==> job 3336 <==
## dot_product
module dot_product (
	input ap_clk,
	input ap_rst,
	output [16-1:0]  	memory_Addr_A,
	output 						memory_EN_A,
	output 						memory_WEN_A,
	output [32-1:0]	memory_Din_A,
	input  [32-1:0] 	memory_Dout_A,
	output [16-1:0]  	memory_Addr_B,
	output 						memory_EN_B,
	output 						memory_WEN_B,
	output [32-1:0]	memory_Din_B,
	input  [32-1:0] 	memory_Dout_B,
	input 						fifo_in_empty_n,
	input  [(3+2+16)-1:0]	fifo_in_dout,
	output 						fifo_in_read,
	input 						fifo_out_full_n,
	output 						fifo_out_write,
	output [(3+2+16)-1:0]	fifo_out_din
);
make LEC_CHECK=0 CAP_MARGIN=20 CORE_ASPECT_RATIO=1.03 CORE_MARGIN=2 CORE_UTILIZATION=72 CTS_CLUSTER_SIZE=86 HOLD_SLACK_MARGIN=0.3 MAX_ROUTING_LAYER=met4 PLACE_DENSITY_LB_ADDON=0.21 SETUP_SLACK_MARGIN=1.02 SLEW_MARGIN=20 finish   # period 4.4 ns
run.sh (not shown) runs the stock make flow with config.mk's settings and CLKGATE_MAP_FILE=.
==> job 3770 (differences from job 3336) <==
- CORE_ASPECT_RATIO: 1.03 -> not set
- CORE_UTILIZATION: 72 -> 61
- CTS_CLUSTER_SIZE: 86 -> not set
- HOLD_SLACK_MARGIN: 0.3 -> not set
- MAX_ROUTING_LAYER: met4 -> not set
- PLACE_DENSITY_LB_ADDON: 0.21 -> not set
- SETUP_SLACK_MARGIN: 1.02 -> not set
==> flow/constraint.sdc (replaced) <==
create_clock -name core_clock -period 7.92 [get_ports {ap_clk}]
set_input_delay 1.5840 -clock core_clock [delete_from_list [all_inputs] [get_ports {ap_clk}]]
set_output_delay 1.5840 -clock core_clock [all_outputs]
set_load 0.01 [all_outputs]
==> summary of the runs <==
- Job 3336 died in global routing on ODB-0269. Job 3770 finished with timing, DRC and antenna clean.
- In area after synthesis, job 3336 and job 3770 do not differ.
- In job 3336 the die size is smaller than in job 3770, by 15%.
- Synthesized cell count is the same in job 3770 and job 3336.

==> run a <==
Starting RTL as in the previous note.
Settings: LEC_CHECK=0, CAP_MARGIN=20, CORE_ASPECT_RATIO=0.5, CORE_MARGIN=10, CORE_UTILIZATION=62, CTS_CLUSTER_DIAMETER=232, CTS_CLUSTER_SIZE=98, PLACE_DENSITY=0.86, SLEW_MARGIN=20, TNS_END_PERCENT=20; clock period 9.51 ns.
==> run b: changes against run a <==
- ABC_AREA: default -> 1
- CORE_ASPECT_RATIO: 0.5 -> 0.72
- CORE_MARGIN: 10 -> 2
- CORE_UTILIZATION: 62 -> 57
- CTS_CLUSTER_DIAMETER: 232 -> 56
- CTS_CLUSTER_SIZE: 98 -> 100
- GPL_ROUTABILITY_DRIVEN: default -> 0
- GPL_TIMING_DRIVEN: default -> 0
- MIN_ROUTING_LAYER: default -> met2
- PLACE_DENSITY: 0.86 -> default
- PLACE_DENSITY_LB_ADDON: default -> 0.21
- SLEW_MARGIN: 20 -> 5
- TNS_END_PERCENT: 20 -> 65
==> flow_metrics.py <==
# Flow results
metrics = {
    "outcome": {
        "status": "finished clean",
    },
    "route": {
        "postRouteAntennaNets": 0,
        "vias_per_cell": 5.53,
        "drt_pass1_iterations": 5,
    },
    "cells_and_area": {
        "inverters": 494,
        "clkCellAreaFrac_pct": 2.35,
        "comb_share_pct": 67.4,
    },
    "timing": {
        "whs_ns": 0.477,
        "setup_tns_ns": 0,
    },
    "setup_path": {
        "crit_type": "in -> reg",
    },
    "place": {
        "place_congestion": 0.953,
    },
}
Source of the figures above: run a

==> flow_metrics.py <==
# Generated from Yosys and OpenROAD reports
metrics = {
    "synth": {
        "ys_sh_simple_pct": 16.9,
        "synth_top_cell_by_count": "inv_1",
        "synth_cells": 3069,
    },
    "outcome": {
        "failing_step": "global routing (5_1_grt)",
        "first-error": "[ERROR GRT-0116] Global routing finished with congestion. Check the congestion regions in the DRC Viewer.",
        "status": "aborted with a tool error",
    },
    "floorplan": {
        "coreArea_um2": 40900,
        "io_pins": 212,
    },
    "clock_tree": {
        "ctsHoldBuffers": 0,
    },
}
Source of the figures above: run b


==> inputs of willow <==
==> flow/design.v <==
module datapath #(parameter P_WIDTH=32)(
	input [P_WIDTH-1:0] input_a,
	input [P_WIDTH-1:0] input_b,
	input clk,
	input rst,
	output [P_WIDTH-1:0] out
	);
wire [P_WIDTH-1:0] mult_result;
wire [P_WIDTH-1:0] adder_out;
reg [P_WIDTH-1:0] adder_out_reg;
assign mult_result = input_a * input_b;
assign adder_out  = adder_out_reg + mult_result;
assign out = adder_out_reg;
always @(posedge clk)
 if (rst ==1) 
	adder_out_reg <= adder_out;
 else
	adder_out_reg <= 0;
endmodule
module controller #(parameter P_ADDR_WIDTH=8, parameter P_COUNT=100)(
	input clk,
	input rst,
	output reg out_rst,
	output reg ce_0,
	output reg ce_1,
	output reg we_0,
	output reg we_1,
	input  [P_ADDR_WIDTH-1:0] cjob_offset,
	output [P_ADDR_WIDTH-1:0] address_0,
	output [P_ADDR_WIDTH-1:0] address_1,
	input fin_buf_empty,
	output reg fin_rd_en,
	input fout_buf_full,
	output reg fout_wr_en,
	output reg cjob_load_en,
	output reg cjob_out_en
);
parameter IDLE= 7'b0000001,JOB_LOAD= 7'b0000010,  PREP=7'b0000100, PROCESSING = 7'b0001000, WRITE_BACK=7'b0010000, WAIT_Q=7'b0100000, WRITE_Q=7'b1000000;
reg [6:0] curr_state;
reg [6:0] next_state;
reg [P_ADDR_WIDTH-1:0] counter;
reg [P_ADDR_WIDTH-1:0] offset;
always @(curr_state,fin_buf_empty,counter,fout_buf_full)
begin
	next_state=5'b00000;
	case (curr_state)	
		IDLE:
			if(!fin_buf_empty)
				next_state=IDLE;
			else
				next_state=JOB_LOAD;
		JOB_LOAD:
			next_state=PREP;
		PREP:
			next_state=PROCESSING;
		PROCESSING:
			if(counter<P_COUNT-1+offset)			
				next_state = PROCESSING;
			else
				next_state = WRITE_BACK;
		WRITE_BACK:
			next_state=WAIT_Q;
		WAIT_Q:
			if(!fout_buf_full)
				next_state=WAIT_Q;
			else
				next_state=WRITE_Q;
		WRITE_Q:
			next_state=IDLE;
		default:
			next_state=IDLE;
	endcase
end
always @(posedge clk)       
begin
	if(rst==1)
		curr_state <= IDLE;
	else
		curr_state <= next_state;
end
always @(posedge clk)       
begin
	case(curr_state)
		IDLE:	begin
			out_rst<=0;
			ce_0<=0;
			ce_1<=0;
			we_0<=0;
			we_1<=0;
			counter <= 0;
			fin_rd_en<=0;
			fout_wr_en<=0;
			cjob_load_en<=0;
			cjob_out_en<=0;
			offset<=0;
			end
		JOB_LOAD:
			begin
			fin_rd_en<=1;
			cjob_load_en<=1;
			end
		PREP:
			begin
			fin_rd_en<=0;
			ce_0<=1;
			ce_1<=1;
			we_0<=0;
			we_1<=0;
			cjob_load_en<=0;
			counter<=cjob_offset;
			offset<=cjob_offset;
			end
		PROCESSING:
			begin
			cjob_load_en<=0;
			out_rst<=1;
			counter<= counter+1;
			end
		WRITE_BACK:
			begin
			ce_1<=0;
			we_0<=1;
			counter<=counter+P_COUNT;
			end
		WAIT_Q:
			begin
			ce_0<=0;
			counter<=0;
			cjob_out_en<=1;
			end
		WRITE_Q:
			begin
			fout_wr_en<=1;
			cjob_out_en<=1;
			end
		default:
			begin
			end
	endcase
end
assign address_0 = counter<<2;
assign address_1 = (counter+P_COUNT)<<2;
endmodule
module cjob_register #(parameter P_ADDR_WIDTH=16)
(
	input clk,
	input rst,
	input load,
	input out_en,
	input [(3+2+16)-1:0] data_in,
	output reg [(3+2+16)-1:0] data_out
);
reg [(3+2+16)-1:0] current_job;
always @(posedge clk) begin
	if(rst) begin
		data_out = 0;
		current_job = 0;
	end
	else begin
		if (load) current_job = data_in;
		if(out_en) data_out = current_job;
    end
end
endmodule
module dot_product (
	input ap_clk,
	input ap_rst,
	output [16-1:0]  	memory_Addr_A,
	output 						memory_EN_A,
	output 						memory_WEN_A,
	output [32-1:0]	memory_Din_A,
	input  [32-1:0] 	memory_Dout_A,
	output [16-1:0]  	memory_Addr_B,
	output 						memory_EN_B,
	output 						memory_WEN_B,
	output [32-1:0]	memory_Din_B,
	input  [32-1:0] 	memory_Dout_B,
	input 						fifo_in_empty_n,
	input  [(3+2+16)-1:0]	fifo_in_dout,
	output 						fifo_in_read,
	input 						fifo_out_full_n,
	output 						fifo_out_write,
	output [(3+2+16)-1:0]	fifo_out_din
);
	wire 						internal_rst;
	wire 						cjob_load_en;
	wire 						cjob_out_en;
	wire [16-1:0] 		job_offset;
datapath #(32) dp(
	.input_a(memory_Dout_A), 
	.input_b(memory_Dout_B), 
	.clk(ap_clk), 
	.rst(internal_rst), 
	.out(memory_Din_A)
);
controller #(16, 100) ctrl(
	.clk(ap_clk),
	.rst(ap_rst),
	.out_rst(internal_rst),
	.ce_0(memory_EN_A),
	.ce_1(memory_EN_B),
	.we_0(memory_WEN_A),
	.we_1(memory_WEN_B),
	.cjob_offset(job_offset),
	.address_0(memory_Addr_A),
	.address_1(memory_Addr_B),
	.fin_buf_empty(fifo_in_empty_n),
	.fin_rd_en(fifo_in_read),
	.fout_buf_full(fifo_out_full_n),
	.fout_wr_en(fifo_out_write),
	.cjob_load_en(cjob_load_en),
	.cjob_out_en(cjob_out_en)
);
cjob_register cjob_reg(
	.clk(ap_clk),
	.rst(ap_rst),
	.load(cjob_load_en),
	.out_en(cjob_out_en),
	.data_in(fifo_in_dout),
	.data_out(fifo_out_din)
);
assign job_offset = fifo_in_dout[16-1:0];
assign memory_Din_B = 0;
endmodule
==> flow/run.sh <==
#!/bin/bash
# the make line also repeats each setting of config.mk as NAME=value (left out here)
make -C /OpenROAD-flow-scripts/flow DESIGN_CONFIG=/design/flow/config.mk WORK_HOME=/design/flow/orfs CLKGATE_MAP_FILE= finish
==> flow/config.mk <==
export PLATFORM = sky130hd
export DESIGN_NAME = dot_product
export DESIGN_NICKNAME = dot_product
export VERILOG_FILES = /design/flow/design.v
export SDC_FILE = /design/flow/constraint.sdc
export NUM_CORES = 4
export LEC_CHECK = 0
export CAP_MARGIN = 40
export CORE_MARGIN = 2
export CORE_UTILIZATION = 70
export CTS_CLUSTER_SIZE = 37
export SETUP_SLACK_MARGIN = 0.03
export SLEW_MARGIN = 20
==> flow/constraint.sdc <==
create_clock -name core_clock -period 4.64 [get_ports {ap_clk}]
set_input_delay 0.9280 -clock core_clock [delete_from_list [all_inputs] [get_ports {ap_clk}]]
set_output_delay 0.9280 -clock core_clock [all_outputs]
set_load 0.01 [all_outputs]
==> indigo (differences from willow) <==
- ABC_AREA: default -> 1
- CAP_MARGIN: 40 -> 20
- CORE_ASPECT_RATIO: default -> 1.07
- CORE_UTILIZATION: 70 -> 40
- CTS_CLUSTER_SIZE: 37 -> default
- HOLD_SLACK_MARGIN: default -> 0.04
- SETUP_SLACK_MARGIN: 0.03 -> default
==> flow/constraint.sdc (replaced) <==
create_clock -name core_clock -period 8.0 [get_ports {ap_clk}]
set_input_delay 1.6000 -clock core_clock [delete_from_list [all_inputs] [get_ports {ap_clk}]]
set_output_delay 1.6000 -clock core_clock [all_outputs]
set_load 0.01 [all_outputs]
==> raven (differences from willow) <==
- CAP_MARGIN: 40 -> 20
- CORE_ASPECT_RATIO: default -> 0.5
- CORE_UTILIZATION: 70 -> 62
- CTS_CLUSTER_SIZE: 37 -> default
- PLACE_DENSITY: default -> 0.69
- SETUP_SLACK_MARGIN: 0.03 -> default
==> flow/constraint.sdc (replaced) <==
create_clock -name core_clock -period 9.51 [get_ports {ap_clk}]
set_input_delay 1.9020 -clock core_clock [delete_from_list [all_inputs] [get_ports {ap_clk}]]
set_output_delay 1.9020 -clock core_clock [all_outputs]
set_load 0.01 [all_outputs]
==> qor summary <==
Run status: raven finished clean; willow failed layout checks; indigo finished clean
Violated checks: raven -; willow negative setup slack; indigo -
Capture point of the worst path: raven dp.adder_out_reg[29]$_SDFF_PN0_; willow dp.adder_out_reg[31]$_SDFF_PN0_; indigo dp.adder_out_reg[30]$_SDFF_PN0_
Fa+ha+maj area frac: raven 0.4748; willow 0.4748; indigo 0.4487
Multiplexer share of the synthesized area: raven 0.01127; willow 0.01127; indigo 0.008092
Worst-case reg-to-reg path depth: raven 21; willow 24; indigo 24
Wire length of the first global-routing pass: raven 93,070 um; willow 114,200 um; indigo 106,500 um
Synth Area in Simple Gates: raven 0.1714; willow 0.1714; indigo 0.1691
Crit path buf inv count: raven 5; willow 11; indigo 7
Global-route total usage across every layer: raven 0.3304; willow 0.4604; indigo 0.2315
Via count: raven 16,140; willow 20,670; indigo 19,380
Number of instances in the synthesized netlist: raven 2,405; willow 2,405; indigo 3,069
Hold Crit Endpoint: raven cjob_reg.data_out[10]$_SDFFE_PP0P_; willow cjob_reg.data_out[7]$_SDFFE_PP0P_; indigo ctrl.curr_state[5]$_DFF_P_
Total number of multi-input combinational cells: raven 1,659; willow 1,659; indigo 1,854
Startpoint of the lowest-slack hold path: raven cjob_reg.data_out[10]$_SDFFE_PP0P_; willow cjob_reg.data_out[7]$_SDFFE_PP0P_; indigo ctrl.curr_state[6]$_DFF_P_
Setup crit start: raven memory_Dout_B[1]; willow memory_Dout_A[10]; indigo memory_Dout_B[17]
